==> job 9431: inputs <==
==> flow/design.v <==
`timescale 1ns / 1ps
module ram # 
    (parameter ADDR_WIDTH = 4, DATA_WIDTH = 32)
    (
        input                       clk,
        input                       write_enable,
        input   [ADDR_WIDTH-1:0]    addr,
        input   [DATA_WIDTH-1:0]    data_in,
        output  [DATA_WIDTH-1:0]    data_out
    );
    parameter numRegisters = 1 << (ADDR_WIDTH) ;
    reg [DATA_WIDTH-1:0] ram [numRegisters-1:0] ;
    integer i;
    always @(posedge clk) begin
        if (write_enable)
            ram[addr] <= data_in ;
    end
    assign data_out = ram[addr] ;
endmodule
`timescale 1ns / 1ps
module FIR_Periph #
(parameter C_S_AXI_ADDR_WIDTH = 8, C_S_AXI_DATA_WIDTH = 32, DATA_WIDTH =16, NUM_FILTERS=3, NUM_TAPS=15) (
    input clk,
    input calc,
    output reg calcDone,
    input channel,
    input [DATA_WIDTH-1:0] rawData,
    output reg [DATA_WIDTH-1:0] filterData,
    output reg enabled,
    input                               rd,
    input      [C_S_AXI_ADDR_WIDTH-1:0] rdAddr,
    output reg [C_S_AXI_DATA_WIDTH-1:0] rdData,
    input                               wr,
    input      [C_S_AXI_ADDR_WIDTH-1:0] wrAddr,
    input      [C_S_AXI_DATA_WIDTH-1:0] wrData,
    input reset_l
);
parameter ADDR_WIDTH = C_S_AXI_ADDR_WIDTH-$clog2(C_S_AXI_DATA_WIDTH/8);  
parameter BYTE_BITS = $clog2(C_S_AXI_DATA_WIDTH/8);
parameter TAP_ADDR_WIDTH = $clog2(NUM_TAPS);
parameter RESET = 0, IDLE = 1, CALC = 2 ;
reg [3:0] nextState, currentState;
reg [TAP_ADDR_WIDTH-1:0] hAddr, xAddr;
reg [DATA_WIDTH-1:0] hData, xData;
reg wrX[0:1];
reg [TAP_ADDR_WIDTH-1:0] currentIndex[0:1], currentIndex_D [0:1];
reg [TAP_ADDR_WIDTH-1:0]        xIndex, xIndex_D, hIndex, hIndex_D;
wire signed [DATA_WIDTH-1:0] x[1:0];
reg signed [DATA_WIDTH-1:0] MAC[0:NUM_FILTERS-1], MAC_D [0:NUM_FILTERS-1];
reg signed [2*DATA_WIDTH-1:0] MAC_D_temp [0:NUM_FILTERS-1], temp_output[0:NUM_FILTERS-1];
reg [DATA_WIDTH-1:0] y_D;
reg signed [DATA_WIDTH-1:0] atten[0:NUM_FILTERS-1], atten_D [0:NUM_FILTERS-1];
reg channel_D, channel_Q;
reg [C_S_AXI_DATA_WIDTH-1:0] status, status_D;
ram #(.ADDR_WIDTH(TAP_ADDR_WIDTH),.DATA_WIDTH(DATA_WIDTH)) ram_x0 (
    .clk(clk),
    .addr(xAddr),
    .write_enable(wrX[0]),
    .data_in(xData),
    .data_out(x[0])
);
ram #(.ADDR_WIDTH(TAP_ADDR_WIDTH),.DATA_WIDTH(DATA_WIDTH)) ram_x1 (
    .clk(clk),
    .addr(xAddr),
    .write_enable(wrX[1]),
    .data_in(xData),
    .data_out(x[1])
);
reg wrH [0:NUM_FILTERS-1];
wire signed [DATA_WIDTH-1:0] h  [0:NUM_FILTERS-1];
genvar j;
generate
    for(j=0; j<NUM_FILTERS; j=j+1) begin
        ram #(TAP_ADDR_WIDTH, DATA_WIDTH) ram_h
        (
            .clk(clk),
            .addr(hAddr),
            .write_enable(wrH[j]),
            .data_in(hData),
            .data_out(h[j])
        );
    end
endgenerate
integer i;
always @ * begin
    enabled = status[1];
    for(i=0; i<NUM_FILTERS; i=i+1) begin
        atten_D[i] = atten[i];
    end
    if ( wr & wrAddr[C_S_AXI_ADDR_WIDTH-1:BYTE_BITS]>=(NUM_FILTERS*NUM_TAPS) ) begin
        atten_D[wrAddr[C_S_AXI_ADDR_WIDTH-1:BYTE_BITS]-(NUM_FILTERS*NUM_TAPS)] = wrData;
    end
    rdData = 0;
    if(rd) begin
        rdData = status;
    end
    status_D = status;
    nextState = currentState;
    wrX[0] = 0;
    wrX[1] = 0;
    y_D = filterData;
    xIndex_D = xIndex;
    hIndex_D = hIndex;
    xAddr = 0;
    hAddr = 0;
    xData = 0;
    hData = 0;
    currentIndex_D[0] = currentIndex[0];
    currentIndex_D[1] = currentIndex[1];
    calcDone = 0;
    channel_D = channel_Q;
    for(i=0; i<NUM_FILTERS; i=i+1) begin
        wrH[i] = 0;
        MAC_D_temp[i] = 0;
        MAC_D[i] = MAC[i];
        temp_output[i] = 0;
    end
    case (currentState)
        IDLE: begin
            for(i=0; i<NUM_FILTERS; i=i+1) begin
                MAC_D[i] = 0;
            end
            if ( calc & enabled ) begin
                nextState = CALC;
                channel_D = channel;
                wrX[channel_D] = 1;
                xAddr = currentIndex[channel_D];
                xData = rawData;
                xIndex_D = currentIndex[channel_D];
                hIndex_D = 0;
            end
            else if ( wr & wrAddr[C_S_AXI_ADDR_WIDTH-1:BYTE_BITS]<(NUM_FILTERS*NUM_TAPS)) begin
                for(i=0; i<NUM_FILTERS; i=i+1) begin
                    if(wrAddr[C_S_AXI_ADDR_WIDTH-1:BYTE_BITS]>=i*NUM_TAPS && wrAddr[C_S_AXI_ADDR_WIDTH-1:BYTE_BITS]<(i+1)*NUM_TAPS) begin
                        wrH[i] = 1;
                        hAddr = wrAddr[ADDR_WIDTH+1:BYTE_BITS]-i*NUM_TAPS;
                        hData = wrData[DATA_WIDTH-1:0];
                    end
                end
            end
            if(wr & wrAddr[C_S_AXI_ADDR_WIDTH-1:BYTE_BITS]==(NUM_FILTERS*NUM_TAPS)+NUM_FILTERS) begin  
                status_D[1] = 1;
            end
        end
        CALC: begin
            hAddr = hIndex;
            xAddr = xIndex;
            for(i=0; i<NUM_FILTERS; i=i+1) begin
                MAC_D_temp[i] = (x[channel_Q]*h[i] + 32'sh4000);
                MAC_D[i] = MAC[i] + MAC_D_temp[i][2*DATA_WIDTH-2:DATA_WIDTH-1];
            end
            xIndex_D = xIndex - 1'b1;
            if(xIndex == 0) begin
                xIndex_D = NUM_TAPS - 1;
            end
            hIndex_D = hIndex + 1'b1;
            if (hIndex == NUM_TAPS - 1) begin
                nextState = IDLE;
                y_D = 0;
                for(i=0; i<NUM_FILTERS; i=i+1) begin
                    temp_output[i] = atten[i]*MAC_D[i] + 32'sh2000;
                    y_D = y_D + temp_output[i][2*DATA_WIDTH-3:DATA_WIDTH-2];
                end
                calcDone = 1;
                currentIndex_D[channel_Q] = currentIndex[channel_Q] + 1'b1;
                if(currentIndex[channel_Q] == NUM_TAPS - 1) begin
                    currentIndex_D[channel_Q] = 0;
                end
            end
        end
        RESET: begin
            xAddr = xIndex;
            wrX[0] = 1;
            wrX[1] = 1;
            xData = 0;
            xIndex_D = xIndex+1'b1;
            if(xIndex == NUM_TAPS - 1) begin
                status_D[0]=1;
                nextState = IDLE;
            end
        end
        default: begin
            nextState = IDLE;
        end
    endcase
end
always @(posedge clk) begin
    if(!reset_l) begin
        currentIndex[0] <= 0;
        currentIndex[1] <= 0;
        currentState <= RESET;
        filterData <= 0;
        xIndex <= 0;
        hIndex <= 0;
        for(i=0; i<NUM_FILTERS;i=i+1) begin
            atten[i] <= 0;
            MAC[i] <= 0;
        end
        channel_Q <= 0;
        status <= 0;
    end
    else begin
        currentState <= nextState;
        currentIndex[0] <= currentIndex_D[0];
        currentIndex[1] <= currentIndex_D[1];
        xIndex <= xIndex_D;
        hIndex <= hIndex_D;
        for(i=0; i<NUM_FILTERS; i=i+1) begin
            MAC[i] <= MAC_D[i];
            atten[i] <= atten_D[i];
        end
        filterData <= y_D;
        channel_Q <= channel_D;
        status <= status_D;
    end
end
endmodule
==> flow/run.sh <==
#!/bin/bash
# the make line also repeats each setting of config.mk as NAME=value (left out here)
make -C /OpenROAD-flow-scripts/flow DESIGN_CONFIG=/design/flow/config.mk WORK_HOME=/design/flow/orfs CLKGATE_MAP_FILE= finish
==> flow/config.mk <==
export PLATFORM = sky130hd
export DESIGN_NAME = FIR_Periph
export DESIGN_NICKNAME = FIR_Periph
export VERILOG_FILES = /design/flow/design.v
export SDC_FILE = /design/flow/constraint.sdc
export NUM_CORES = 4
export LEC_CHECK = 0
export ABC_AREA = 1
export CAP_MARGIN = 20
export CORE_MARGIN = 2
export CORE_UTILIZATION = 67
export MAX_ROUTING_LAYER = met4
export PLACE_DENSITY = 0.6
export SLEW_MARGIN = 20
export TNS_END_PERCENT = 5
==> flow/constraint.sdc <==
create_clock -name core_clock -period 19.1 [get_ports {clk}]
set_input_delay 3.8200 -clock core_clock [delete_from_list [all_inputs] [get_ports {clk}]]
set_output_delay 3.8200 -clock core_clock [all_outputs]
set_load 0.01 [all_outputs]
==> inputs of job 276, as changes to job 9431 <==
--- a/flow/config.mk
+++ b/flow/config.mk
@@ -8,8 +8,9 @@
 export ABC_AREA = 1
-export CAP_MARGIN = 20
+export CAP_MARGIN = 10
 export CORE_MARGIN = 2
-export CORE_UTILIZATION = 67
-export MAX_ROUTING_LAYER = met4
+export CORE_UTILIZATION = 72
+export CTS_CLUSTER_DIAMETER = 221
+export CTS_CLUSTER_SIZE = 31
 export PLACE_DENSITY = 0.6
+export SETUP_SLACK_MARGIN = 2.67
 export SLEW_MARGIN = 20
-export TNS_END_PERCENT = 5
==> flow/constraint.sdc (replaced) <==
create_clock -name core_clock -period 19.6 [get_ports {clk}]
set_input_delay 3.9200 -clock core_clock [delete_from_list [all_inputs] [get_ports {clk}]]
set_output_delay 3.9200 -clock core_clock [all_outputs]
set_load 0.01 [all_outputs]
==> inputs of job 3848, as changes to job 9431 <==
==> flow/config.mk (replaced) <==
export PLATFORM = sky130hd
export DESIGN_NAME = FIR_Periph
export DESIGN_NICKNAME = FIR_Periph
export VERILOG_FILES = /design/flow/design.v
export SDC_FILE = /design/flow/constraint.sdc
export NUM_CORES = 4
export LEC_CHECK = 0
export CAP_MARGIN = 20
export CELL_PAD_IN_SITES_GLOBAL_PLACEMENT = 1
export CORE_ASPECT_RATIO = 1.66
export CORE_MARGIN = 2
export CORE_UTILIZATION = 51
export GPL_TIMING_DRIVEN = 1
export HOLD_SLACK_MARGIN = -0.05
export PLACE_DENSITY_LB_ADDON = 0.21
export SLEW_MARGIN = 40
export TNS_END_PERCENT = 55
==> flow/constraint.sdc (replaced) <==
create_clock -name core_clock -period 17.9 [get_ports {clk}]
set_input_delay 3.5800 -clock core_clock [delete_from_list [all_inputs] [get_ports {clk}]]
set_output_delay 3.5800 -clock core_clock [all_outputs]
set_load 0.01 [all_outputs]
==> comparison <==
Job 276 died in global routing (5_1_grt). Job 9431 ran to the end with violations: negative setup slack. Job 3848 ran to the end with violations: negative setup slack. In flip-flop count, job 9431 and job 3848 do not differ. Count of clock-buffer cells in the layout: job 9431 is higher than job 3848 (13). Against job 3848, the register-to-register slack of job 9431 is better by 1.7 ns. In job 9431 the non-clock buffer count is higher than in job 3848, by 71. Of job 3848 and job 9431, job 9431 has the higher first-iteration DRC count (gap about 50%, measured against job 9431). Cell area: job 3848 is higher than job 9431 (1.9%). Synthesized cell count is the same in job 276 and job 9431.
==> figures <==
quantity	job 9431	job 3848	job 276
Run status	complete, but fails checks	complete, but fails checks	aborted with a tool error
Stage where the flow stopped	-	-	global routing (5_1_grt)
Violated checks	negative setup slack	negative setup slack	-
Critical Setup Path Class	input port to register	input port to register	-
Weighted congestion reported at the end of routability-driven placement	1.02	0.934	1.01
Clock-cell share	3.67%	3.29%	-
Clock buf count	181	168	-
Comb/total area	46.6%	48.7%	-
Average wire length per cell after detail routing	23.0 microns	23.0 microns	-
Overall via count from detail_route	87177	79612	-
Number of standard cells reported by yosys	11063	10208	11063
Detailed router's first-iteration violation count	10451	5188	-
Number of cells upsized or downsized after cts	199	420	417
Crit path to	filterData[15]$_SDFFE_PN0P_	filterData[15]$_SDFFE_PN0P_	-
Post-synthesis share of cell area spent on full adders, half adders and majority gates	33.1%	32.8%	33.1%
Final clock skew	0.0912 ns	0.0685 ns	-
Share of synthesized area occupied by flip-flops and latches	36.6%	36.2%	36.6%
Hold Slack	0.464 ns	0.452 ns	-

========
==> inputs of 08-09 <==
Starts from the design.v that is shown in full above.
make LEC_CHECK=0 CAP_MARGIN=15 CELL_PAD_IN_SITES_GLOBAL_PLACEMENT=0 CORE_ASPECT_RATIO=1.97 CORE_MARGIN=9 CORE_UTILIZATION=27 CTS_CLUSTER_DIAMETER=192 GPL_TIMING_DRIVEN=0 MAX_ROUTING_LAYER=met4 SETUP_SLACK_MARGIN=2.03 SLEW_MARGIN=10 TNS_END_PERCENT=20 finish   # period 25.5 ns
run.sh (not shown) runs the stock make flow with config.mk's settings and CLKGATE_MAP_FILE=.
==> 12-25 (differences from 08-09) <==
CAP_MARGIN = 20   (was 15)
CELL_PAD_IN_SITES_GLOBAL_PLACEMENT = not set   (was 0)
CORE_ASPECT_RATIO = 0.55   (was 1.97)
CORE_MARGIN = 2   (was 9)
CORE_UTILIZATION = 71   (was 27)
CTS_CLUSTER_DIAMETER = 28   (was 192)
GPL_TIMING_DRIVEN = not set   (was 0)
MAX_ROUTING_LAYER = not set   (was met4)
SETUP_SLACK_MARGIN = 4.49   (was 2.03)
SLEW_MARGIN = 20   (was 10)
TNS_END_PERCENT = not set   (was 20)
==> flow/constraint.sdc (replaced) <==
create_clock -name core_clock -period 17.6 [get_ports {clk}]
set_input_delay 3.5200 -clock core_clock [delete_from_list [all_inputs] [get_ports {clk}]]
set_output_delay 3.5200 -clock core_clock [all_outputs]
set_load 0.01 [all_outputs]
==> run summary <==
Latest figures from synthesis and place and route.

Non-clock buffers in the final layout number 961. The run finished with no timing, DRC or antenna violations. The number of filler cells placed in the layout is 41,800. From the final report, the count of setup violators was given as 0. Non-clock buffers make up 7.14% of the layout cell area. The design received a total of 5,527 well taps at floorplan.
the above is filed under 08-09

==> run summary <==
Latest figures from synthesis and place and route.

The run finished, with violations left. The layout checks failed on negative setup slack. In the final layout, non-clock buffers account for 10.7% of the cell area.

The minimum setup slack in the final design is -4.31 ns. The layout has 1,680 buffers outside the clock class.

Endpoints with negative setup slack in the final report add up to 16. Fill cells in the final layout number 7,029. The TritonCTS clock tree is done.
the above is filed under 12-25


========
==> inputs of 08-21 <==
RTL: the design.v shown in full above, as it stands there.
Settings: LEC_CHECK=0, ABC_AREA=1, CAP_MARGIN=20, CORE_MARGIN=2, CORE_UTILIZATION=72, CTS_CLUSTER_SIZE=97, PLACE_DENSITY=0.43, SLEW_MARGIN=20; clock period 8.73 ns.
==> 09-16 (differences from 08-21) <==
Settings changed: CELL_PAD_IN_SITES_GLOBAL_PLACEMENT set to 1, CORE_MARGIN 2 to 8, CORE_UTILIZATION 72 to 45, CTS_CLUSTER_DIAMETER set to 26, CTS_CLUSTER_SIZE 97 to not set, GPL_TIMING_DRIVEN set to 0, MAX_ROUTING_LAYER set to met4, MIN_ROUTING_LAYER set to met1, PLACE_DENSITY 0.43 to not set, PLACE_DENSITY_LB_ADDON set to 0.09, SETUP_SLACK_MARGIN set to -1.12, SLEW_MARGIN 20 to 35, TNS_END_PERCENT set to 70.
==> flow/constraint.sdc (replaced) <==
create_clock -name core_clock -period 24.0 [get_ports {clk}]
set_input_delay 4.8000 -clock core_clock [delete_from_list [all_inputs] [get_ports {clk}]]
set_output_delay 4.8000 -clock core_clock [all_outputs]
set_load 0.01 [all_outputs]
==> 07-01 (differences from 08-21) <==
Settings changed: CORE_UTILIZATION 72 to 67, CTS_CLUSTER_DIAMETER set to 256, CTS_CLUSTER_SIZE 97 to not set, MAX_ROUTING_LAYER set to met4, PLACE_DENSITY 0.43 to 0.6.
==> flow/constraint.sdc (replaced) <==
create_clock -name core_clock -period 19.1 [get_ports {clk}]
set_input_delay 3.8200 -clock core_clock [delete_from_list [all_inputs] [get_ports {clk}]]
set_output_delay 3.8200 -clock core_clock [all_outputs]
set_load 0.01 [all_outputs]
==> comparison table <==
                                                                         08-21                     07-01                     09-16
Wire per inst                                                                -                  24.71 um                  26.16 um
CTS tree                                                                     -                     built                     built
Relative max-transition margin                                               -                    24.10%                    20.54%
Final core utilization                                                       -                    82.82%                    54.35%
Max incr delay on CP                                                         -                    570 ps                    640 ps
Detailed route wirelength on metal3                                          -                 44,580 um                 36,670 um
Area of placed instances                                          127,800 um^2              127,100 um^2              121,300 um^2
Master of the slowest instance on the critical path                          -                      fa_1                      fa_1
Layout area overhead                                                         -                    23.00%                    20.18%
Depth of the worst register-to-register path                                 -                        92                        89
# H-tree levels                                                              4                         4                         5
Worst-case hold slack                                                        -                  469.5 ps                  464.4 ps
Run status                                           aborted with a tool error  finished with violations  finished with violations
Last stage reached                                    global routing (5_1_grt)                         -                         -
Violated checks                                                              -      negative setup slack      negative setup slack
Worst path setup slack after routing                                         -                  -1228 ps                 -144.7 ps
R2R Setup Slk                                                                -                   1000 ps                   3380 ps
DRT met1 WL                                                                  -                125,800 um                165,900 um
